==> flow/design.v <==
module gainBal (
    input  wire             clk,
    input  wire             rstn,
    input  wire             din_val,
    input  wire [255:0]     din,
    input  wire [63:0]      gain,
    input  wire [31:0]      bal,
    output reg              dout_val,
    output reg  [255:0]     dout
);
reg [7:0]  gain_mem[7:0];
reg [7:0]  bal_mem[3:0];
reg [15:0] mult[0:7];
reg [47:0] quot[0:7];
integer i, j, k, l;
always @* begin
    for (l=0; l<8; l=l+1) begin
        gain_mem[l]     = gain[8*l +: 8];
        if (l < 4)
            bal_mem[l]  = bal[8*l +: 8];
    end
end
always @(posedge clk or negedge rstn) begin
    if (!rstn) begin
        for (i=0; i<8; i=i+1) begin
            mult[i] <= 16'd0;
        end
    end
    else begin
        for (i=0; i<4; i=i+1) begin
            mult[2*i  ] <= {{8{gain_mem[2*i  ][7]}}, gain_mem[2*i  ]} * {{8{~bal_mem[i][7]}}, ~bal_mem[i]};
            mult[2*i+1] <= {{8{gain_mem[2*i+1][7]}}, gain_mem[2*i+1]} * {{8{ bal_mem[i][7]}},  bal_mem[i]};
        end
    end
end
always @(posedge clk or negedge rstn) begin
    if (!rstn) begin
        dout_val    <= 1'b0;
        for (j=0; j<8; j=j+1) begin
            quot[j] <= 48'd0;
        end
    end
    else begin
        dout_val    <= din_val;
        for (j=0; j<8; j=j+1) begin
            quot[j] <= {16'd0, din[32*j +:32]} * {{32{mult[j][15]}}, mult[j]};
        end
    end
end
always @* begin
    for (k=0; k<8; k=k+1) begin
        dout[32*k +:32] = quot[k][47:16];
    end
end
endmodule
==> flow/run.sh <==
#!/bin/bash
# the make line also repeats each setting of config.mk as NAME=value (left out here)
make -C /OpenROAD-flow-scripts/flow DESIGN_CONFIG=/design/flow/config.mk WORK_HOME=/design/flow/orfs CLKGATE_MAP_FILE= finish
==> flow/config.mk <==
export PLATFORM = sky130hd
export DESIGN_NAME = gainBal
export DESIGN_NICKNAME = gainBal
export VERILOG_FILES = /design/flow/design.v
export SDC_FILE = /design/flow/constraint.sdc
export NUM_CORES = 4
export LEC_CHECK = 0
export ABC_AREA = 0
export CAP_MARGIN = 5
export CELL_PAD_IN_SITES_GLOBAL_PLACEMENT = 0
export CORE_ASPECT_RATIO = 0.73
export CORE_MARGIN = 2
export CORE_UTILIZATION = 72
export CTS_CLUSTER_SIZE = 96
export GPL_ROUTABILITY_DRIVEN = 1
export PLACE_DENSITY = 0.64
export SLEW_MARGIN = 10
export TNS_END_PERCENT = 85
==> flow/constraint.sdc <==
create_clock -name core_clock -period 6.65 [get_ports {clk}]
set_input_delay 1.3300 -clock core_clock [delete_from_list [all_inputs] [get_ports {clk}]]
set_output_delay 1.3300 -clock core_clock [all_outputs]
set_load 0.01 [all_outputs]
==> impl_metrics.yaml, run 1 <==
# synthesis and place-and-route metrics
setup_path:
  critPathTopFamily: "adder cells"
  reg2regPathDepth: 24
  r2r_slack_ps: -120
  critPathMostFrequentCell: "fa_1"
  cp-endpoint: "quot[0][40]"
  r2r_start: "mult[0][9]"
  slowest_delay_ps: 540
  crit_start: "din[6]"
  critPathBufInv: 8
  r2r_end: "quot[0][40]"
  setup.worst_path.class: "in2reg"
  critPathMaxFanout: 7
  worstSetupStartpointType: "input pin"
  required_ps: 7270
  worst_setup_path_end_kind: "flop"
  cp_num_cells: 26
  cp_data_arrival_time_ps: 7510
  critPathSlowestCell: "fa_1"
yosys:
  yosys.stat.seqShare: 0.0614
  edf_count: 0
  yosysTopAreaCell: "fa_1"
  ys_cells: 17230
  synth-seq-cells: 385
  yosysWarnings: 5
  synthCells: 17230
  top_logic_kind: "adder cells"
  ys_chip_area_um2: 157000
  synthTopCellsByCount: "inv_1, fa_1, nand2_1"
  yosys.cell_count.top_type: "inv_1"
  synthAoiAreaFrac: 0.0341
  muxShareOfSynthArea: 0.0000638
  synthTopCellsByArea: "fa_1, ha_1, inv_1"
  synth_top_area_share: 0.482
  adder_share: 0.594
  syn_area_um2: 157000
  ys_sh_simple: 0.162
  avgSynthCellArea_um2: 9.10
  xor_share: 0.0214
  fp_nets: 22761
  synthFlopType: "dfrtp_1"
  async_flop_share: 1.00
  ys_types: 80
floorplanning:
  die-height_um: 403
  num_rows: 146
  ioPinCount: 612
  core_um2: 217000
  die_x_um: 550
  die_area_um2: 222000
  core_util_floorplan: 0.724
min_path:
  hold_class: "in2async"
grt:
  grt_antenna_before_repair: 90
  grt_pass1_vias: 133892
  grt_max_degree: 119
  grt_pass1_wl_um: 721000
  track_usage: 0.419
  overflow: 0
final_timing:
  fmax_mhz: 145
  fin_crit_sh: 1.04
  fin_crit_ps: 6890
  fin_skew_ps: 42.6
  final_max_slew_viol_count: 0
  holdWs_ps: 556
  fin_ws_ps: -238
  maxSlewHeadroom: 0.306
  hold_viol: 0
  rsz0062_at_grt: "true"
  setup_violations: 34
  max_slew.worst_pin.slew_ps: 1040
clock_tree:
  clock_sinks: 385
  numCtsBuffers: 54
  h-tree-depth: 2
  cts_hold_buf: 0
  insertion_delay_ps: 750
  clk_pin_slew_ps: 60
  ctsLongestPathBuffers: 3
  cts-root-buf: "clkbuf_16"
  tritoncts: "yes"
final_layout:
  area_growth_pct: 20.3
  final_nets: 24769
route:
  routed_via_density: 5.59
  ant_nets: 0
  drtIter0Drc: 11732
  routed_wl_um: 458000
  routedWlPerCell_um: 20.6
  drc_errors: 0
  via_count: 124398
  drt_pass1_iterations: 8
outcome:
  violations: "setup timing"
  status: "complete, but fails checks"
placement:
  gp_congestion: 0.975
  pre_cts_slack_ps: -1530
  port_buffers: 611
  place_hpwl_um: 356000
run:
  drv_cap: 0
  warnings: 35
## through the flow
stage          TNS, ps   util  std cells  area (um2)
3_3_place_gp   -225660  0.827      21722      179000
2_1_floorplan    -3260      -      17230      158000
3_5_place_dp   -244610  0.827      21722      179000
4_1_cts          -1340  0.855      22048      185000
5_1_grt         -11370  0.871      22237      189000
6_report         -3260  0.871      22237      189000
## area by class of cell
cell class                 instances  area, um2
antenna                           70        175
clock buffer                      66       1470
clock inverter                    33        357
fill                           11513      28000
inverter                        4626      17400
multi-input combinational      11535     132000
sequential                       385       9650
tap                             2886       3610
timing repair buffer            2636      24400
## repair_timing
item	4_1_cts	5_1_grt
gates cloned	15	12
endpoints found under the setup margin	191	164
pin swaps	514	686
buffers inserted	224	147
resized	945	987
endpoints found under the hold margin	0	0
## routing by layer
metal  track usage  vias to the layer above  part of all wire
li1              -                    53420                 -
met1         0.577                    62710              0.38
met2         0.630                     6909              0.45
met3         0.105                     1341              0.11
met4         0.200                       18             0.058
met5             0                        -           0.00028
==> inputs of run 2 (changes only) <==
CORE_ASPECT_RATIO = 0.56   (was 0.73)
CTS_CLUSTER_DIAMETER = 29   (was not set)
CTS_CLUSTER_SIZE = 15   (was 96)
HOLD_SLACK_MARGIN = -0.09   (was not set)
PLACE_DENSITY = not set   (was 0.64)
PLACE_DENSITY_LB_ADDON = 0.01   (was not set)
SETUP_SLACK_MARGIN = 0.58   (was not set)
clock period = 2.01 ns   (was 6.65 ns; I/O delays follow)
==> impl_metrics.yaml, run 2 <==
# synthesis and place-and-route metrics
clock_tree:
  clk_pin_slew_ps: 50
  numCtsBuffers: 85
  clock_sinks: 385
  insertion_delay_ps: 770
  ctsLongestPathBuffers: 3
  cts-root-buf: "clkbuf_16"
  h-tree-depth: 3
  tritoncts: "yes"
route:
  routed_via_density: 5.77
  routed_wl_um: 525000
  drtIter0Drc: 15683
  via_count: 132168
  drt_pass1_iterations: 14
  ant_nets: 0
  drc_errors: 0
  routedWlPerCell_um: 22.9
setup_path:
  critPathSlowestCell: "fa_1"
  cp_num_cells: 27
  worst_setup_path_end_kind: "flop"
  reg2regPathDepth: 27
  r2r_end: "quot[1][46]"
  worstSetupStartpointType: "flop"
  critPathMaxFanout: 13
  critPathTopFamily: "adder cells"
  required_ps: 2640
  critPathBufInv: 10
  slowest_delay_ps: 610
  r2r_start: "mult[1][4]"
  setup.worst_path.class: "reg2reg"
  critPathMostFrequentCell: "fa_1"
  r2r_slack_ps: -5010
  cp-endpoint: "quot[1][46]"
  cp_data_arrival_time_ps: 7650
  crit_start: "mult[1][4]"
yosys:
  synthTopCellsByArea: "fa_1, ha_1, inv_1"
  xor_share: 0.0214
  edf_count: 0
  ys_cells: 17230
  yosysTopAreaCell: "fa_1"
  ys_chip_area_um2: 157000
  fp_nets: 22761
  synthFlopType: "dfrtp_1"
  yosysWarnings: 5
  yosys.cell_count.top_type: "inv_1"
  ys_types: 80
  avgSynthCellArea_um2: 9.10
  adder_share: 0.594
  muxShareOfSynthArea: 0.0000638
  synthAoiAreaFrac: 0.0341
  synth-seq-cells: 385
  syn_area_um2: 157000
  top_logic_kind: "adder cells"
  async_flop_share: 1.00
  yosys.stat.seqShare: 0.0614
  synth_top_area_share: 0.482
  synthTopCellsByCount: "inv_1, fa_1, nand2_1"
  ys_sh_simple: 0.162
  synthCells: 17230
final_timing:
  setup_violations: 554
  hold_viol: 0
  maxSlewHeadroom: 0.446
  max_slew.worst_pin.slew_ps: 822
  holdWs_ps: 123
  rsz0062_at_grt: "true"
  fin_crit_ps: 7020
  fin_ws_ps: -5010
  fin_skew_ps: 50.2
  final_max_slew_viol_count: 0
  fmax_mhz: 142
  fin_crit_sh: 3.49
floorplanning:
  ioPinCount: 612
  die_area_um2: 222000
  core_um2: 217000
  num_rows: 128
  core_util_floorplan: 0.723
  die-height_um: 353
  die_x_um: 628
final_layout:
  combGateArea_um2: 132000
  final_nets: 25369
  area_growth_pct: 24.8
  final_area_um2: 196000
  fin_cells: 22923
  fill_cells: 9504
  register_area_um2: 9690
min_path:
  min_from: "din_val"
  hold_class: "in2reg"
  whs_endpoint: "dout_val"
  whs_path_depth: 1
grt:
  track_usage: 0.460
  grt_pass1_wl_um: 782000
  grt_max_degree: 52
  grt_antenna_before_repair: 98
  overflow: 0
  grt_pass1_vias: 139954
run:
  drv_cap: 0
  warnings: 30
outcome:
  violations: "setup timing"
  status: "complete, but fails checks"
placement:
  gp_congestion: 1.05
  pre_cts_slack_ps: -5410
  place_hpwl_um: 396000
  place_inst: 22417
  port_buffers: 611
  dpl-instance-area_um2: 186000
[run 2: through the flow]
stage / setup TNS, ps / util
floorplan: -1034170 / -
global placement: -1417810 / 0.857
detailed placement: -1445960 / 0.857
CTS: -1230230 / 0.889
global route: -1332080 / 0.902
finish: -1288650 / 0.902
[run 2: timing repair]
action                                 in CTS  in global routing
hold buffers                                1                  0
setup buffers                             156                 88
resized                                   592                411
gates cloned                               11                  3
setup endpoints to repair                 624                625
pin swaps                                 327                353
endpoints found under the hold margin      18                  0
[run 2: layer usage]
layer / vias to the layer above / wire length (um) / track usage
met5: - / 168 / 0
met2: 10483 / 218000 / 0.643
met3: 2136 / 82200 / 0.175
met1: 64861 / 191000 / 0.643
met4: 20 / 33300 / 0.204
li1: 54668 / - / -
[run 2: cell type report]
class | count | share of cell area
sequential | 385 | 0.0495
timing repair buffer | 3205 | 0.152
inverter | 4626 | 0.0888
multi-input combinational | 11535 | 0.675
tap | 2925 | 0.0187
antenna | 89 | 0.00114
clock buffer | 96 | 0.0114
clock inverter | 62 | 0.00373
==> inputs of run 3 (changes only) <==
ABC_AREA = 1   (was 0)
CAP_MARGIN = 20   (was 5)
CELL_PAD_IN_SITES_GLOBAL_PLACEMENT = not set   (was 0)
CORE_ASPECT_RATIO = 0.72   (was 0.56)
CTS_CLUSTER_DIAMETER = 376   (was 29)
CTS_CLUSTER_SIZE = 100   (was 15)
GPL_ROUTABILITY_DRIVEN = not set   (was 1)
HOLD_SLACK_MARGIN = not set   (was -0.09)
PLACE_DENSITY = 0.37   (was not set)
PLACE_DENSITY_LB_ADDON = not set   (was 0.01)
SETUP_SLACK_MARGIN = 1.32   (was 0.58)
SLEW_MARGIN = 20   (was 10)
TNS_END_PERCENT = 10   (was 85)
clock period = 4.7 ns   (was 2.01 ns; I/O delays follow)
==> impl_metrics.yaml, run 3 <==
# yosys + openroad results
floorplanning:
  num_rows: 151
  core_um2: 236000
  die_x_um: 578
  ioPinCount: 612
  core_util_floorplan: 0.726
  die-height_um: 418
  die_area_um2: 242000
grt:
  track_usage: 0.592
  overflow: 9
clock_tree:
  ctsLongestPathBuffers: 3
  numCtsBuffers: 8
  h-tree-depth: 1
  cts-root-buf: "clkbuf_16"
  cts_hold_buf: 0
  clock_sinks: 385
yosys:
  muxShareOfSynthArea: 0
  yosysWarnings: 5
  xor_share: 0.0151
  async_flop_share: 1.00
  yosys.stat.seqShare: 0.0563
  avgSynthCellArea_um2: 7.61
  top_logic_kind: "adder cells"
  fp_nets: 28017
  edf_count: 0
  synthAoiAreaFrac: 0.0355
  ys_sh_simple: 0.172
  ys_types: 44
  ys_cells: 22486
  yosysTopAreaCell: "fa_1"
  synthFlopType: "dfrtp_1"
  adder_share: 0.544
  synth_top_area_share: 0.442
  ys_chip_area_um2: 171000
  synthTopCellsByArea: "fa_1, inv_1, nand2_1"
  synthCells: 22486
  synthTopCellsByCount: "inv_1, nand2_1, fa_1"
  yosys.cell_count.top_type: "inv_1"
  syn_area_um2: 171000
  synth-seq-cells: 385
placement:
  pre_cts_slack_ps: -2180
  port_buffers: 611
  gp_congestion: 1.02
  place_hpwl_um: 482000
outcome:
  status: "stopped before the end"
  lastStage: "5_1_grt"
  error_line: "[ERROR GRT-0232] Routing congestion too high. Check the congestion heatmap in the GUI."
==> run 3: per-layer routing <==
metal,track usage,GRT overflow
met1,0.683,0
met5,0.187,0
met4,0.440,6
met3,0.351,0
met2,0.785,3
==> run 3: repair_timing <==
action	4_1_cts
endpoints found under the setup margin	344
gates resized	577
cloned	12
pin swaps	263
setup buffers	126
==> run 3: stage by stage <==
stage / TNS (ps) / area [um2] / instances / utilization / hold slack (ps)
after detailed placement: -520920 / 203000 / 27829 / 0.863 / 969
after CTS: -248480 / 207000 / 27979 / 0.877 / 46.6
after global placement: -482380 / 203000 / 27829 / 0.863 / 961
after floorplan: -217590 / 177000 / 22486 / - / 644
==> inputs of run 4 (changes only) <==
ABC_AREA = 0   (was 1)
CAP_MARGIN = 5   (was 20)
CELL_PAD_IN_SITES_GLOBAL_PLACEMENT = 1   (was not set)
CORE_ASPECT_RATIO = 0.63   (was 0.72)
CORE_UTILIZATION = 39   (was 72)
CTS_CLUSTER_DIAMETER = not set   (was 376)
CTS_CLUSTER_SIZE = 12   (was 100)
GPL_ROUTABILITY_DRIVEN = 1   (was not set)
MIN_ROUTING_LAYER = met2   (was not set)
PLACE_DENSITY = not set   (was 0.37)
PLACE_DENSITY_LB_ADDON = 0.12   (was not set)
SETUP_SLACK_MARGIN = 1.11   (was 1.32)
SLEW_MARGIN = 10   (was 20)
TNS_END_PERCENT = 85   (was 10)
clock period = 5.46 ns   (was 4.7 ns; I/O delays follow)
==> impl_metrics.yaml, run 4 <==
# synthesis and place-and-route metrics
final_timing:
  rsz0062_at_grt: "true"
  final_max_slew_viol_count: 0
  max_slew.worst_pin.slew_ps: 739
  maxSlewHeadroom: 0.507
  setup_violations: 257
  hold_viol: 0
  holdWs_ps: 284
  setup_tns_ps: -220120
  fin_ws_ps: -1420
  fin_crit_ps: 6880
  fin_crit_sh: 1.26
  fin_skew_ps: 72.8
  fmax_mhz: 145
yosys:
  synthTopCellsByArea: "fa_1, ha_1, inv_1"
  synthCells: 17230
  synth-seq-cells: 385
  ys_chip_area_um2: 157000
  yosysWarnings: 5
  synth_top_area_share: 0.482
  synthAoiAreaFrac: 0.0341
  avgSynthCellArea_um2: 9.10
  edf_count: 0
  ys_cells: 17230
  yosys.cell_count.top_type: "inv_1"
  yosys.stat.seqShare: 0.0614
  ys_sh_simple: 0.162
  xor_share: 0.0214
  muxShareOfSynthArea: 0.0000638
  synthTopCellsByCount: "inv_1, fa_1, nand2_1"
  ys_types: 80
  synthFlopType: "dfrtp_1"
  async_flop_share: 1.00
  adder_share: 0.594
  yosysTopAreaCell: "fa_1"
  top_logic_kind: "adder cells"
  syn_area_um2: 157000
  fp_nets: 22761
setup_path:
  cp_data_arrival_time_ps: 7570
  critPathTopFamily: "adder cells"
  crit_start: "din[74]"
  r2r_end: "quot[2][47]"
  critPathMostFrequentCell: "fa_1"
  r2r_start: "mult[2][4]"
  setup.worst_path.class: "in2reg"
  critPathBufInv: 9
  critPathSlowestCell: "fa_1"
  cp_num_cells: 27
  worst_setup_path_end_kind: "flop"
  worstSetupStartpointType: "input pin"
  critPathMaxFanout: 7
  slowest_delay_ps: 570
  required_ps: 6150
  r2r_slack_ps: -1360
  reg2regPathDepth: 27
  cp-endpoint: "quot[2][47]"
route:
  drt_pass1_iterations: 10
  routedWlPerCell_um: 21.6
  dr_wl_met3_um: 264000
  wl_met2_um: 241000
  drc_errors: 0
  routed_via_density: 6.57
  highest_layer: "met5"
  via_count: 167909
  wl_met1_um: 0
  routed_wl_um: 551000
  drtIter0Drc: 17062
  ant_nets: 0
clock_tree:
  cts-root-buf: "clkbuf_16"
  tritoncts: "yes"
  numCtsBuffers: 56
  insertion_delay_ps: 860
  clk_pin_slew_ps: 70
  clock_sinks: 385
  h-tree-depth: 2
  ctsLongestPathBuffers: 3
placement:
  pre_cts_slack_ps: -2600
  dpl-instance-area_um2: 190000
  place_hpwl_um: 437000
  port_buffers: 611
  gp_congestion: 0.997
grt:
  grt_antenna_before_repair: 4
  track_usage: 0.406
  grt_max_degree: 74
  overflow: 0
  grt_pass1_wl_um: 833000
  grt_pass1_vias: 209230
floorplanning:
  die_area_um2: 407000
  core_util_floorplan: 0.393
  die-height_um: 507
  num_rows: 184
  core_um2: 399000
  die_x_um: 803
  ioPinCount: 612
min_path:
  hold_class: "in2async"
outcome:
  status: "complete, but fails checks"
  violations: "setup timing"
final_layout:
  final_area_um2: 202000
  fill_cells: 38074
  area_growth_pct: 29.1
  final_nets: 25655
run:
  warnings: 29
  drv_cap: 0
run 4: area by class of cell:
| class | instances | area [um2] | area share |
|---|---|---|---|
| diodes | 85 | 213 | 0.00105 |
| inverters | 4626 | 17400 | 0.0858 |
| clock inverters | 33 | 380 | 0.00188 |
| repair buffers | 3520 | 33900 | 0.167 |
| clock buffers | 71 | 1590 | 0.00786 |
| well taps | 5301 | 6630 | 0.0328 |
| multi-input cells | 11535 | 133000 | 0.655 |
| flip-flops and latches | 385 | 9680 | 0.0478 |
run 4: what timing repair did:
action,in CTS,in global routing
pin swaps,535,542
gates resized,1114,722
buffers inserted,282,138
hold buffers,0,0
cloned,22,8
setup endpoints to repair,309,321
run 4: per-layer routing:
layer	track usage	vias up
met5	0.303	-
met4	0.0508	418
met3	0.640	3228
met2	0.401	46093
met1	-	63135
li1	-	55035
run 4: through the flow:
stage | utilization | instances
global placement | 0.477 | 24917
CTS | 0.497 | 25325
global route | 0.506 | 25477
finish | 0.507 | 25556
detailed placement | 0.477 | 24917
floorplan | - | 17230
==> inputs of run 5 (changes only) <==
ABC_AREA = 1   (was 0)
CAP_MARGIN = 20   (was 5)
CELL_PAD_IN_SITES_GLOBAL_PLACEMENT = 3   (was 1)
CORE_ASPECT_RATIO = not set   (was 0.63)
CORE_UTILIZATION = 50   (was 39)
CTS_CLUSTER_SIZE = not set   (was 12)
GPL_ROUTABILITY_DRIVEN = 0   (was 1)
HOLD_SLACK_MARGIN = 0.21   (was not set)
MAX_ROUTING_LAYER = met4   (was not set)
PLACE_DENSITY_LB_ADDON = not set   (was 0.12)
SETUP_SLACK_MARGIN = not set   (was 1.11)
SLEW_MARGIN = 35   (was 10)
TNS_END_PERCENT = not set   (was 85)
clock period = 9.0 ns   (was 5.46 ns; I/O delays follow)
==> impl_metrics.yaml, run 5 <==
# yosys + openroad results
outcome:
  status: "stopped before the end"
  lastStage: "3_1_place_gp_skip_io"
  error_line: "[ERROR GPL-0301] Utilization 106.916 % exceeds 100%."
yosys:
  async_flop_share: 1.00
  yosys.cell_count.top_type: "inv_1"
  yosysTopAreaCell: "fa_1"
  ys_sh_simple: 0.172
  fp_nets: 28017
  adder_share: 0.544
  synthTopCellsByCount: "inv_1, nand2_1, fa_1"
  synth_top_area_share: 0.442
  yosysWarnings: 5
  synthTopCellsByArea: "fa_1, inv_1, nand2_1"
  avgSynthCellArea_um2: 7.61
  synthAoiAreaFrac: 0.0355
  synth-seq-cells: 385
  ys_chip_area_um2: 171000
  synthCells: 22486
  yosys.stat.seqShare: 0.0563
  xor_share: 0.0151
  edf_count: 0
  ys_cells: 22486
  muxShareOfSynthArea: 0
  synthFlopType: "dfrtp_1"
  syn_area_um2: 171000
  ys_types: 44
  top_logic_kind: "adder cells"
floorplanning:
  die_x_um: 589
  core_util_floorplan: 0.503
  core_um2: 340000
  num_rows: 214
  die-height_um: 589
  die_area_um2: 347000
==> inputs of run 6 (changes only) <==
ABC_AREA = not set   (was 1)
CELL_PAD_IN_SITES_GLOBAL_PLACEMENT = not set   (was 3)
CORE_UTILIZATION = 8   (was 50)
GPL_ROUTABILITY_DRIVEN = not set   (was 0)
HOLD_SLACK_MARGIN = not set   (was 0.21)
MAX_ROUTING_LAYER = not set   (was met4)
MIN_ROUTING_LAYER = not set   (was met2)
SLEW_MARGIN = 20   (was 35)
clock period = 12.4 ns   (was 9.0 ns; I/O delays follow)
==> impl_metrics.yaml, run 6 <==
# synthesis and place-and-route metrics
setup_path:
  cp_num_cells: 23
  critPathSlowestCell: "clkdlybuf4s50_1"
  critPathMaxFanout: 17
  slowest_delay_ps: 870
  critPathMostFrequentCell: "fa_1"
  reg2regPathDepth: 22
  crit_chain: "clkdlybuf4s50_1 -> and2_1 -> fa_1 -> inv_1 -> fa_1 -> fa_1 -> inv_1 -> fa_1 -> fa_1 -> inv_1 -> fa_1 -> inv_1 -> ha_1 -> nand4_1 -> or3_1 -> o21ai_0 -> o21ai_0 -> a21oi_1 -> nand3_1 -> a21boi_0 -> o31a_1 -> nor4_1 -> a311oi_4"
  r2r_slack_ps: 4340
  r2r_start: "mult[3][1]"
  cp_data_arrival_time_ps: 10900
  worstSetupStartpointType: "input pin"
  required_ps: 13370
  setup.worst_path.class: "in2reg"
  worst_setup_path_end_kind: "flop"
  crit_start: "din[104]"
  critPathBufInv: 5
  cp-endpoint: "quot[3][47]"
  r2r_end: "quot[3][47]"
  critPathTopFamily: "adder cells"
grt:
  grt_max_degree: 93
  overflow: 0
  track_usage: 0.0591
  grt_antenna_before_repair: 166
  grt_pass1_vias: 126193
  grt_pass1_wl_um: 856000
floorplanning:
  core_um2: 1960000
  die_area_um2: 1970000
  die-height_um: 1400
  core_util_floorplan: 0.0801
  num_rows: 514
  die_x_um: 1400
  ioPinCount: 612
final_timing:
  fin_crit_ps: 9930
  final_max_slew_viol_count: 0
  setup_tns_ps: 0
  fmax_mhz: 101
  maxSlewHeadroom: 0.225
  setup_violations: 0
  max_slew.worst_pin.slew_ps: 1160
  fin_skew_ps: 87.4
  fin_crit_sh: 0.801
  rsz0062_at_grt: "false"
  hold_viol: 0
yosys:
  edf_count: 0
  synthTopCellsByCount: "inv_1, fa_1, nand2_1"
  async_flop_share: 1.00
  ys_sh_simple: 0.162
  synth_top_area_share: 0.482
  yosysTopAreaCell: "fa_1"
  synth-seq-cells: 385
  fp_nets: 22761
  synthCells: 17230
  xor_share: 0.0214
  yosys.stat.seqShare: 0.0614
  top_logic_kind: "adder cells"
  yosys.cell_count.top_type: "inv_1"
  synthAoiAreaFrac: 0.0341
  ys_chip_area_um2: 157000
  muxShareOfSynthArea: 0.0000638
  synthFlopType: "dfrtp_1"
  adder_share: 0.594
  yosysWarnings: 5
  ys_types: 80
  synthTopCellsByArea: "fa_1, ha_1, inv_1"
  syn_area_um2: 157000
  avgSynthCellArea_um2: 9.10
  ys_cells: 17230
min_path:
  whs_endpoint: "quot[6][47]"
  whs_path_depth: 4
  min_from: "mult[6][15]"
  hold_class: "reg2reg"
final_layout:
  area_growth_pct: 26.1
  final_nets: 23004
  combGateArea_um2: 127000
  fin_cells: 43697
  fill_cells: 225987
  register_area_um2: 9690
clock_tree:
  post_cts_buffers: 0
  cts-root-buf: "clkbuf_16"
  h-tree-depth: 3
  clk_pin_slew_ps: 60
  clock_sinks: 385
  cts_hold_buf: 0
  ctsLongestPathBuffers: 5
  tritoncts: "yes"
  cts_resized: 0
  insertion_delay_ps: 1060
  numCtsBuffers: 80
route:
  drtIter0Drc: 5535
  ant_nets: 0
  wl_met1_um: 237000
  wl_met2_um: 280000
  via_count: 112919
  routed_via_density: 2.58
  drc_errors: 0
  routedWlPerCell_um: 13.2
  dr_wl_met3_um: 37600
  highest_layer: "met5"
  drt_pass1_iterations: 6
  routed_wl_um: 579000
placement:
  place_inst: 43449
  gp_congestion: 0.810
  place_hpwl_um: 484000
  port_buffers: 611
outcome:
  status: "finished clean"
run:
  warnings: 28
  drv_cap: 0
-- run 6: cell type report --
| cell class | instances | share of cell area |
|---|---|---|
| Antenna cell | 108 | 0.00137 |
| Clock buffer | 97 | 0.0110 |
| Sequential cell | 385 | 0.0490 |
| Tap cell | 26058 | 0.165 |
| Clock inverter | 43 | 0.00286 |
| Multi-Input combinational cell | 11535 | 0.644 |
| Timing Repair Buffer | 845 | 0.0389 |
| Inverter | 4626 | 0.0878 |
-- run 6: through the flow --
stage	instance area [um2]	setup slack, ps	util	hold slack, ps
3_5_place_dp	195000	1320	0.0996	1120
5_1_grt	198000	2270	0.101	1210
6_report	198000	2470	0.101	1070
3_3_place_gp	195000	1330	0.0996	1110
2_1_floorplan	157000	3900	-	663
4_1_cts	198000	2610	0.101	1150
-- run 6: routing by layer --
layer,global-route usage,up-vias
met5,0,-
li1,-,49913
met2,0.102,3160
met4,0.0225,78
met1,0.0711,58869
met3,0.0135,899
==> inputs of run 7 (changes only) <==
CAP_MARGIN = 15   (was 20)
CORE_ASPECT_RATIO = 0.71   (was not set)
CORE_UTILIZATION = 72   (was 8)
CTS_CLUSTER_DIAMETER = 380   (was not set)
HOLD_SLACK_MARGIN = 0.3   (was not set)
SETUP_SLACK_MARGIN = -0.6   (was not set)
clock period = 6.01 ns   (was 12.4 ns; I/O delays follow)
==> impl_metrics.yaml, run 7 <==
# synthesis and place-and-route metrics
setup_path:
  setup.worst_path.class: "in2reg"
  cp_num_cells: 25
  cp_data_arrival_time_ps: 7450
  reg2regPathDepth: 25
  critPathTopFamily: "adder cells"
  critPathSlowestCell: "dlygate4sd2_1"
  critPathMaxFanout: 8
  required_ps: 6650
  slowest_delay_ps: 580
  cp-endpoint: "quot[3][45]"
  worst_setup_path_end_kind: "flop"
  crit_start: "din[120]"
  worstSetupStartpointType: "input pin"
  r2r_end: "quot[2][45]"
  critPathBufInv: 7
  critPathMostFrequentCell: "fa_1"
  r2r_slack_ps: -720
  r2r_start: "mult[2][4]"
final_layout:
  final_area_um2: 186000
  final_nets: 24734
  final_core_util: 0.856
  fill_cells: 12310
  area_growth_pct: 18.3
floorplanning:
  core_um2: 217000
  die_x_um: 558
  die-height_um: 397
  die_area_um2: 222000
  ioPinCount: 612
  num_rows: 144
  core_util_floorplan: 0.723
clock_tree:
  cts_hold_buf: 0
  cts-root-buf: "clkbuf_16"
  clock_sinks: 385
  h-tree-depth: 2
  tritoncts: "yes"
  insertion_delay_ps: 780
  clk_pin_slew_ps: 80
  ctsLongestPathBuffers: 3
  numCtsBuffers: 53
final_timing:
  fin_crit_sh: 1.13
  rsz0062_at_grt: "true"
  maxSlewHeadroom: 0.437
  final_max_slew_viol_count: 0
  hold_viol: 0
  fin_skew_ps: 64.4
  setup_violations: 209
  fin_crit_ps: 6820
  fmax_mhz: 147
  fin_ws_ps: -806
  max_slew.worst_pin.slew_ps: 844
grt:
  overflow: 0
  track_usage: 0.409
  grt_max_degree: 116
  grt_pass1_wl_um: 705000
  grt_antenna_before_repair: 74
  grt_pass1_vias: 131784
yosys:
  avgSynthCellArea_um2: 9.10
  ys_cells: 17230
  synthFlopType: "dfrtp_1"
  yosysWarnings: 5
  muxShareOfSynthArea: 0.0000638
  syn_area_um2: 157000
  synth-seq-cells: 385
  synthTopCellsByCount: "inv_1, fa_1, nand2_1"
  top_logic_kind: "adder cells"
  synth_top_area_share: 0.482
  fp_nets: 22761
  async_flop_share: 1.00
  ys_chip_area_um2: 157000
  yosys.cell_count.top_type: "inv_1"
  synthTopCellsByArea: "fa_1, ha_1, inv_1"
  yosys.stat.seqShare: 0.0614
  adder_share: 0.594
  xor_share: 0.0214
  synthCells: 17230
  yosysTopAreaCell: "fa_1"
  synthAoiAreaFrac: 0.0341
  edf_count: 0
  ys_types: 80
  ys_sh_simple: 0.162
min_path:
  hold_class: "in2async"
outcome:
  violations: "setup timing"
  status: "complete, but fails checks"
placement:
  place_hpwl_um: 365000
  gp_congestion: 0.996
  pre_cts_slack_ps: -2060
  dpl-instance-area_um2: 183000
  port_buffers: 611
run:
  warnings: 34
  drv_cap: 0
route:
  drt_pass1_iterations: 9
  routedWlPerCell_um: 19.8
  routed_via_density: 5.51
  drtIter0Drc: 10585
  drc_errors: 0
  ant_nets: 0
  via_count: 122543
  routed_wl_um: 439000
==> run 7: timing repair <==
action,CTS,global route
gates cloned,3,1
endpoints found under the setup margin,152,159
gates resized,474,654
buffers inserted,45,81
pin swaps,177,356
==> run 7: area by class of cell <==
cell class / instances / area, um2 / share of cell area
multi-input cells: 11535 / 130000 / 0.699
clock buffers: 63 / 1430 / 0.00773
well taps: 2920 / 3650 / 0.0197
repair buffers: 2602 / 23100 / 0.125
inverters: 4626 / 17400 / 0.0936
flip-flops and latches: 385 / 9660 / 0.0521
clock inverters: 36 / 417 / 0.00225
diodes: 63 / 158 / 0.000850
==> run 7: per-layer routing <==
layer	track usage	part of all wire	vias to the layer above
met4	0.163	0.047	30
li1	-	-	53326
met5	0.00408	0.00074	-
met2	0.606	0.44	6619
met1	0.574	0.39	61518
met3	0.116	0.12	1050
==> run 7: stage by stage <==
stage | hold WS, ps | cells | TNS [ps]
2_1_floorplan | 663 | 17230 | -77010
3_3_place_gp | 934 | 22124 | -346300
3_5_place_dp | 988 | 22124 | -367440
4_1_cts | 379 | 22188 | -92750
5_1_grt | 451 | 22222 | -110970
6_report | 388 | 22230 | -74720
==> inputs of run 8 (changes only) <==
ABC_AREA = 1   (was not set)
CAP_MARGIN = 40   (was 15)
CORE_ASPECT_RATIO = 0.5   (was 0.71)
CTS_CLUSTER_DIAMETER = 271   (was 380)
CTS_CLUSTER_SIZE = 10   (was not set)
HOLD_SLACK_MARGIN = 0.28   (was 0.3)
PLACE_DENSITY = 0.45   (was not set)
SETUP_SLACK_MARGIN = 1.04   (was -0.6)
clock period = 3.51 ns   (was 6.01 ns; I/O delays follow)
==> impl_metrics.yaml, run 8 <==
# yosys + openroad results
clock_tree:
  clock_sinks: 385
  h-tree-depth: 2
  ctsLongestPathBuffers: 3
  numCtsBuffers: 44
  cts-root-buf: "clkbuf_16"
floorplanning:
  core_um2: 236000
  die_x_um: 693
  ioPinCount: 612
  die-height_um: 349
  num_rows: 126
  core_util_floorplan: 0.725
  die_area_um2: 242000
yosys:
  yosys.stat.seqShare: 0.0563
  ys_chip_area_um2: 171000
  synth_top_area_share: 0.442
  synthAoiAreaFrac: 0.0355
  synthFlopType: "dfrtp_1"
  muxShareOfSynthArea: 0
  synth-seq-cells: 385
  synthTopCellsByCount: "inv_1, nand2_1, fa_1"
  yosysWarnings: 5
  ys_types: 44
  avgSynthCellArea_um2: 7.61
  yosysTopAreaCell: "fa_1"
  synthCells: 22486
  ys_cells: 22486
  async_flop_share: 1.00
  edf_count: 0
  yosys.cell_count.top_type: "inv_1"
  adder_share: 0.544
  fp_nets: 28017
  top_logic_kind: "adder cells"
  ys_sh_simple: 0.172
  synthTopCellsByArea: "fa_1, inv_1, nand2_1"
  syn_area_um2: 171000
  xor_share: 0.0151
placement:
  port_buffers: 611
  place_inst: 27658
  dpl-instance-area_um2: 203000
  place_hpwl_um: 472000
  gp_congestion: 1.03
outcome:
  status: "stopped before the end"
  lastStage: "5_1_grt"
==> run 8: stage by stage <==
stage               setup slack (ps)  hold slack, ps
floorplan                      -1900             406
CTS                            -2120             366
global placement               -2860             815
detailed placement             -2920             811
==> run 8: what timing repair did <==
item | CTS
gates cloned | 5
hold buffers | 1
endpoints found under the hold margin | 54
endpoints found under the setup margin | 397
pin swaps | 140
resized | 434
setup buffers | 59
==> inputs of run 9 (changes only) <==
ABC_AREA = not set   (was 1)
CELL_PAD_IN_SITES_DETAIL_PLACEMENT = 0   (was not set)
CELL_PAD_IN_SITES_GLOBAL_PLACEMENT = 1   (was not set)
CORE_ASPECT_RATIO = 0.99   (was 0.5)
CORE_MARGIN = 6   (was 2)
CORE_UTILIZATION = 30   (was 72)
CTS_CLUSTER_DIAMETER = 387   (was 271)
CTS_CLUSTER_SIZE = not set   (was 10)
GPL_ROUTABILITY_DRIVEN = 1   (was not set)
HOLD_SLACK_MARGIN = not set   (was 0.28)
MAX_ROUTING_LAYER = met5   (was not set)
PLACE_DENSITY = 0.72   (was 0.45)
SETUP_SLACK_MARGIN = 0.93   (was 1.04)
clock period = 5.04 ns   (was 3.51 ns; I/O delays follow)
==> impl_metrics.yaml, run 9 <==
# synthesis and place-and-route metrics
outcome:
  status: "complete, but fails checks"
  violations: "setup timing"
yosys:
  top_logic_kind: "adder cells"
  avgSynthCellArea_um2: 9.10
  ys_types: 80
  synth-seq-cells: 385
  edf_count: 0
  synthCells: 17230
  synthAoiAreaFrac: 0.0341
  async_flop_share: 1.00
  muxShareOfSynthArea: 0.0000638
  syn_area_um2: 157000
  yosys.cell_count.top_type: "inv_1"
  yosys.stat.seqShare: 0.0614
  xor_share: 0.0214
  synthFlopType: "dfrtp_1"
  fp_nets: 22761
  ys_chip_area_um2: 157000
  ys_cells: 17230
  yosysWarnings: 5
  synthTopCellsByCount: "inv_1, fa_1, nand2_1"
  ys_sh_simple: 0.162
  synth_top_area_share: 0.482
  yosysTopAreaCell: "fa_1"
  synthTopCellsByArea: "fa_1, ha_1, inv_1"
  adder_share: 0.594
final_timing:
  fmax_mhz: 150
  final_max_slew_viol_count: 0
  max_slew.worst_pin.slew_ps: 756
  maxSlewHeadroom: 0.496
  hold_viol: 0
  setup_violations: 256
  rsz0062_at_grt: "true"
  fin_skew_ps: 38.0
  fin_ws_ps: -1640
  fin_crit_ps: 6680
  fin_crit_sh: 1.33
setup_path:
  cp-endpoint: "quot[0][32]"
  required_ps: 5700
  r2r_start: "mult[0][4]"
  crit_start: "din[2]"
  reg2regPathDepth: 28
  critPathSlowestCell: "fa_1"
  worst_setup_path_end_kind: "flop"
  slowest_delay_ps: 550
  cp_data_arrival_time_ps: 7340
  r2r_slack_ps: -1530
  critPathTopFamily: "adder cells"
  critPathMostFrequentCell: "fa_1"
  critPathBufInv: 10
  r2r_end: "quot[0][32]"
  worstSetupStartpointType: "input pin"
  cp_num_cells: 26
  setup.worst_path.class: "in2reg"
  critPathMaxFanout: 12
floorplanning:
  die_area_um2: 540000
  die-height_um: 731
  ioPinCount: 612
  core_util_floorplan: 0.302
  core_um2: 519000
  num_rows: 263
  die_x_um: 739
placement:
  port_buffers: 611
  place_hpwl_um: 395000
  gp_congestion: 0.876
  dpl-instance-area_um2: 191000
  place_inst: 26350
clock_tree:
  h-tree-depth: 3
  cts-root-buf: "clkbuf_16"
  numCtsBuffers: 77
  ctsLongestPathBuffers: 4
  tritoncts: "yes"
  insertion_delay_ps: 810
  cts_hold_buf: 0
  clock_sinks: 385
  clk_pin_slew_ps: 60
min_path:
  hold_class: "in2async"
route:
  drt_pass1_iterations: 5
  ant_nets: 0
  routedWlPerCell_um: 17.3
  drc_errors: 0
  via_count: 118651
  routed_via_density: 4.43
  drtIter0Drc: 5084
  routed_wl_um: 463000
final_layout:
  area_growth_pct: 28.3
  fin_cells: 26802
  final_nets: 25361
  final_core_util: 0.387
  fill_cells: 51725
  final_area_um2: 201000
grt:
  grt_pass1_wl_um: 741000
  overflow: 0
  grt_pass1_vias: 131324
  grt_max_degree: 69
  track_usage: 0.172
  grt_antenna_before_repair: 63
run:
  warnings: 29
  drv_cap: 0
-- run 9: layout make-up --
class	count	area, um2	area share
diodes	29	72.6	0.000361
clock buffers	96	2140	0.0106
clock inverters	36	414	0.00206
inverters	4626	17400	0.0863
multi-input cells	11535	132000	0.657
flip-flops and latches	385	9690	0.0481
well taps	6890	8620	0.0428
repair buffers	3205	30700	0.152
-- run 9: through the flow --
stage / hold WS (ps) / worst slack, ps / setup TNS (ps)
3_5_place_dp: 1010 / -2830 / -604690
3_3_place_gp: 1020 / -2860 / -595230
5_1_grt: 203 / -1740 / -334130
2_1_floorplan: 663 / -1580 / -253560
4_1_cts: 149 / -1570 / -282560
6_report: 281 / -1640 / -300360
-- run 9: repair_timing --
action | in CTS | in global routing
gates cloned | 13 | 11
setup buffers | 159 | 108
setup endpoints to repair | 309 | 320
pin swaps | 391 | 492
resized | 713 | 635
-- run 9: routing by layer --
layer / vias to the layer above / track usage / wire length, um
met4: 28 / 0.0394 / 12000
met1: 61195 / 0.231 / 204000
li1: 54538 / - / -
met3: 522 / 0.0220 / 22400
met2: 2368 / 0.297 / 225000
met5: - / 0 / 188
==> inputs of run 10 (changes only) <==
CAP_MARGIN = 20   (was 40)
CELL_PAD_IN_SITES_DETAIL_PLACEMENT = not set   (was 0)
CELL_PAD_IN_SITES_GLOBAL_PLACEMENT = not set   (was 1)
CORE_ASPECT_RATIO = not set   (was 0.99)
CORE_MARGIN = 2   (was 6)
CORE_UTILIZATION = 62   (was 30)
CTS_CLUSTER_DIAMETER = 348   (was 387)
GPL_ROUTABILITY_DRIVEN = not set   (was 1)
MAX_ROUTING_LAYER = not set   (was met5)
PLACE_DENSITY = not set   (was 0.72)
SETUP_SLACK_MARGIN = not set   (was 0.93)
clock period = 7.89 ns   (was 5.04 ns; I/O delays follow)
==> impl_metrics.yaml, run 10 <==
# synthesis and place-and-route metrics
setup_path:
  critPathMaxFanout: 4
  r2r_end: "quot[2][42]"
  critPathMostFrequentCell: "fa_1"
  cp_data_arrival_time_ps: 8320
  crit_start: "din[108]"
  critPathTopFamily: "adder cells"
  crit_chain: "clkdlybuf4s50_1 -> nand2_1 -> fa_1 -> fa_1 -> fa_1 -> inv_1 -> fa_1 -> fa_1 -> inv_1 -> fa_1 -> inv_1 -> ha_1 -> nand4_1 -> or3_1 -> o21ai_0 -> buf_4 -> o21ai_0 -> a21oi_1 -> buf_4 -> nand3_1 -> a21boi_1 -> o31a_1 -> nor4_1 -> a311oi_1"
  r2r_slack_ps: 650
  cp-endpoint: "quot[3][47]"
  worst_setup_path_end_kind: "flop"
  worstSetupStartpointType: "input pin"
  setup.worst_path.class: "in2reg"
  cp_num_cells: 24
  critPathSlowestCell: "clkdlybuf4s50_1"
  r2r_start: "mult[2][2]"
  slowest_delay_ps: 670
  required_ps: 8540
  reg2regPathDepth: 24
  critPathBufInv: 6
placement:
  port_buffers: 611
  place_hpwl_um: 334000
  place_inst: 21706
  dpl-instance-area_um2: 174000
  gp_congestion: 0.924
yosys:
  syn_area_um2: 157000
  async_flop_share: 1.00
  synth_top_area_share: 0.482
  yosys.stat.seqShare: 0.0614
  synthCells: 17230
  yosysWarnings: 5
  synthFlopType: "dfrtp_1"
  ys_cells: 17230
  ys_types: 80
  xor_share: 0.0214
  synthTopCellsByArea: "fa_1, ha_1, inv_1"
  ys_sh_simple: 0.162
  top_logic_kind: "adder cells"
  synthTopCellsByCount: "inv_1, fa_1, nand2_1"
  avgSynthCellArea_um2: 9.10
  ys_chip_area_um2: 157000
  edf_count: 0
  yosysTopAreaCell: "fa_1"
  synthAoiAreaFrac: 0.0341
  adder_share: 0.594
  fp_nets: 22761
  synth-seq-cells: 385
  muxShareOfSynthArea: 0.0000638
  yosys.cell_count.top_type: "inv_1"
route:
  ant_nets: 0
  via_count: 114246
  routed_via_density: 5.23
  routed_wl_um: 395000
  drt_pass1_iterations: 5
  drtIter0Drc: 6481
  drc_errors: 0
  routedWlPerCell_um: 18.0
run:
  warnings: 31
  drv_cap: 0
clock_tree:
  clock_sinks: 385
  ctsLongestPathBuffers: 3
  tritoncts: "yes"
  cts_resized: 0
  numCtsBuffers: 58
  cts-root-buf: "clkbuf_16"
  h-tree-depth: 2
  cts_hold_buf: 0
  clk_pin_slew_ps: 60
  insertion_delay_ps: 770
  post_cts_buffers: 0
outcome:
  status: "finished clean"
final_timing:
  fin_crit_sh: 0.972
  setup_violations: 0
  fin_skew_ps: 38.0
  max_slew.worst_pin.slew_ps: 1130
  hold_viol: 0
  final_max_slew_viol_count: 0
  maxSlewHeadroom: 0.246
  fmax_mhz: 130
  fin_crit_ps: 7670
  rsz0062_at_grt: "false"
floorplanning:
  die_x_um: 507
  core_um2: 251000
  core_util_floorplan: 0.624
  die_area_um2: 257000
  die-height_um: 507
  num_rows: 184
  ioPinCount: 612
final_layout:
  final_nets: 23949
  fill_cells: 20595
  final_core_util: 0.703
  fin_cells: 21859
  final_area_um2: 177000
  area_growth_pct: 12.7
grt:
  overflow: 0
  grt_max_degree: 103
  grt_pass1_wl_um: 659000
  grt_pass1_vias: 123842
  track_usage: 0.324
  grt_antenna_before_repair: 82
min_path:
  hold_class: "in2async"
-- run 10: layout make-up --
class | instances | area [um2] | share of cell area
Clock inverter | 45 | 627 | 0.00355
Inverter | 4626 | 17400 | 0.0982
Antenna cell | 45 | 113 | 0.000637
Clock buffer | 63 | 1490 | 0.00843
Multi-Input combinational cell | 11535 | 127000 | 0.720
Timing Repair Buffer | 1812 | 16100 | 0.0910
Sequential cell | 385 | 9630 | 0.0545
Tap cell | 3348 | 4190 | 0.0237
-- run 10: per-stage QoR --
stage / worst slack (ps) / TNS (ps) / hold WS, ps
global placement: -625 / -37770 / 950
CTS: 160 / 0 / 702
floorplan: 296 / 0 / 663
finish: 220 / 0 / 746
detailed placement: -665 / -46440 / 947
global route: 6.19 / 0 / 749
-- run 10: per-layer routing --
| layer | up-vias | share of wire | global-route usage | wire, um |
|---|---|---|---|---|
| met5 | - | 0.00060 | 0 | 236 |
| met4 | 38 | 0.040 | 0.115 | 15700 |
| met3 | 709 | 0.068 | 0.0504 | 26900 |
| met2 | 3381 | 0.47 | 0.522 | 185000 |
| met1 | 58413 | 0.42 | 0.448 | 166000 |
| li1 | 51705 | - | - | - |
==> inputs of run 11 (changes only) <==
ABC_AREA = 0   (was not set)
CAP_MARGIN = 15   (was 20)
CELL_PAD_IN_SITES_GLOBAL_PLACEMENT = 0   (was not set)
CORE_ASPECT_RATIO = 0.94   (was not set)
CORE_UTILIZATION = 72   (was 62)
CTS_CLUSTER_DIAMETER = not set   (was 348)
CTS_CLUSTER_SIZE = 40   (was not set)
GPL_ROUTABILITY_DRIVEN = 1   (was not set)
HOLD_SLACK_MARGIN = 0.29   (was not set)
PLACE_DENSITY = 0.64   (was not set)
SETUP_SLACK_MARGIN = 1.37   (was not set)
SLEW_MARGIN = 35   (was 20)
TNS_END_PERCENT = 45   (was not set)
clock period = 4.69 ns   (was 7.89 ns; I/O delays follow)
==> impl_metrics.yaml, run 11 <==
# synthesis and place-and-route metrics
final_timing:
  fin_crit_ps: 6790
  setup_tns_ps: -393720
  hold_viol: 0
  rsz0062_at_grt: "true"
  max_slew.worst_pin.slew_ps: 779
  setup_violations: 296
  maxSlewHeadroom: 0.481
  fin_skew_ps: 30.6
  fin_crit_sh: 1.45
  fmax_mhz: 147
  fin_ws_ps: -2100
  final_max_slew_viol_count: 0
  holdWs_ps: 661
setup_path:
  critPathTopFamily: "adder cells"
  r2r_slack_ps: -2100
  slowest_delay_ps: 550
  worst_setup_path_end_kind: "flop"
  worstSetupStartpointType: "input pin"
  critPathBufInv: 9
  required_ps: 5290
  critPathSlowestCell: "fa_1"
  cp-endpoint: "quot[2][42]"
  cp_num_cells: 27
  r2r_start: "mult[2][6]"
  reg2regPathDepth: 26
  crit_start: "din[69]"
  critPathMaxFanout: 4
  r2r_end: "quot[2][42]"
  cp_data_arrival_time_ps: 7390
  setup.worst_path.class: "in2reg"
min_path:
  hold_class: "in2reg"
  whs_endpoint: "dout_val"
  whs_path_depth: 1
  min_from: "din_val"
yosys:
  adder_share: 0.594
  yosysTopAreaCell: "fa_1"
  yosysWarnings: 5
  muxShareOfSynthArea: 0.0000638
  xor_share: 0.0214
  avgSynthCellArea_um2: 9.10
  ys_sh_simple: 0.162
  top_logic_kind: "adder cells"
  yosys.cell_count.top_type: "inv_1"
  synthAoiAreaFrac: 0.0341
  synth-seq-cells: 385
  edf_count: 0
  fp_nets: 22761
  ys_chip_area_um2: 157000
  syn_area_um2: 157000
  async_flop_share: 1.00
  ys_cells: 17230
  ys_types: 80
  synthTopCellsByArea: "fa_1, ha_1, inv_1"
  synth_top_area_share: 0.482
  synthTopCellsByCount: "inv_1, fa_1, nand2_1"
  yosys.stat.seqShare: 0.0614
  synthFlopType: "dfrtp_1"
  synthCells: 17230
grt:
  grt_antenna_before_repair: 72
  track_usage: 0.401
  grt_pass1_vias: 137122
  grt_max_degree: 81
  grt_pass1_wl_um: 702000
  overflow: 0
placement:
  place_hpwl_um: 352000
  port_buffers: 611
  dpl-instance-area_um2: 185000
  gp_congestion: 0.967
  pre_cts_slack_ps: -3060
floorplanning:
  core_um2: 217000
  die_area_um2: 222000
  die_x_um: 485
  core_util_floorplan: 0.722
  num_rows: 166
  ioPinCount: 612
  die-height_um: 456
clock_tree:
  cts-root-buf: "clkbuf_16"
  insertion_delay_ps: 740
  tritoncts: "yes"
  ctsLongestPathBuffers: 3
  clk_pin_slew_ps: 70
  clock_sinks: 385
  numCtsBuffers: 53
  h-tree-depth: 2
run:
  warnings: 31
  drv_cap: 0
route:
  drt_pass1_iterations: 6
  ant_nets: 0
  routedWlPerCell_um: 19.7
  drc_errors: 0
  drtIter0Drc: 9357
  via_count: 126055
  routed_wl_um: 448000
  routed_via_density: 5.55
final_layout:
  final_nets: 25277
  final_area_um2: 193000
  area_growth_pct: 23.3
outcome:
  status: "complete, but fails checks"
  violations: "setup timing"
[run 11: per-stage QoR]
stage	instances	util
6_report	22704	0.891
5_1_grt	22699	0.891
4_1_cts	22540	0.876
3_5_place_dp	22268	0.850
3_3_place_gp	22268	0.850
2_1_floorplan	17230	-
[run 11: area by class of cell]
| class | count | area (um2) |
|---|---|---|
| multi-input cells | 11535 | 132000 |
| fillers | 10457 | 23700 |
| flip-flops and latches | 385 | 9670 |
| clock buffers | 63 | 1480 |
| well taps | 2856 | 3570 |
| diodes | 57 | 143 |
| repair buffers | 3145 | 29000 |
| clock inverters | 37 | 581 |
| inverters | 4626 | 17400 |
[run 11: metal layers]
layer | global-route usage | vias to the layer above | routed length (um)
met5 | 0 | - | 194
met4 | 0.223 | 30 | 32500
met3 | 0.0699 | 1723 | 39400
met2 | 0.666 | 6268 | 218000
met1 | 0.503 | 63595 | 157000
li1 | - | 54439 | -
[run 11: what timing repair did]
action | 4_1_cts | 5_1_grt
hold buffers | 1 | 0
setup buffers | 153 | 102
setup endpoints to repair | 344 | 346
pin swaps | 351 | 461
gates cloned | 18 | 5
endpoints found under the hold margin | 71 | 0
gates resized | 722 | 627
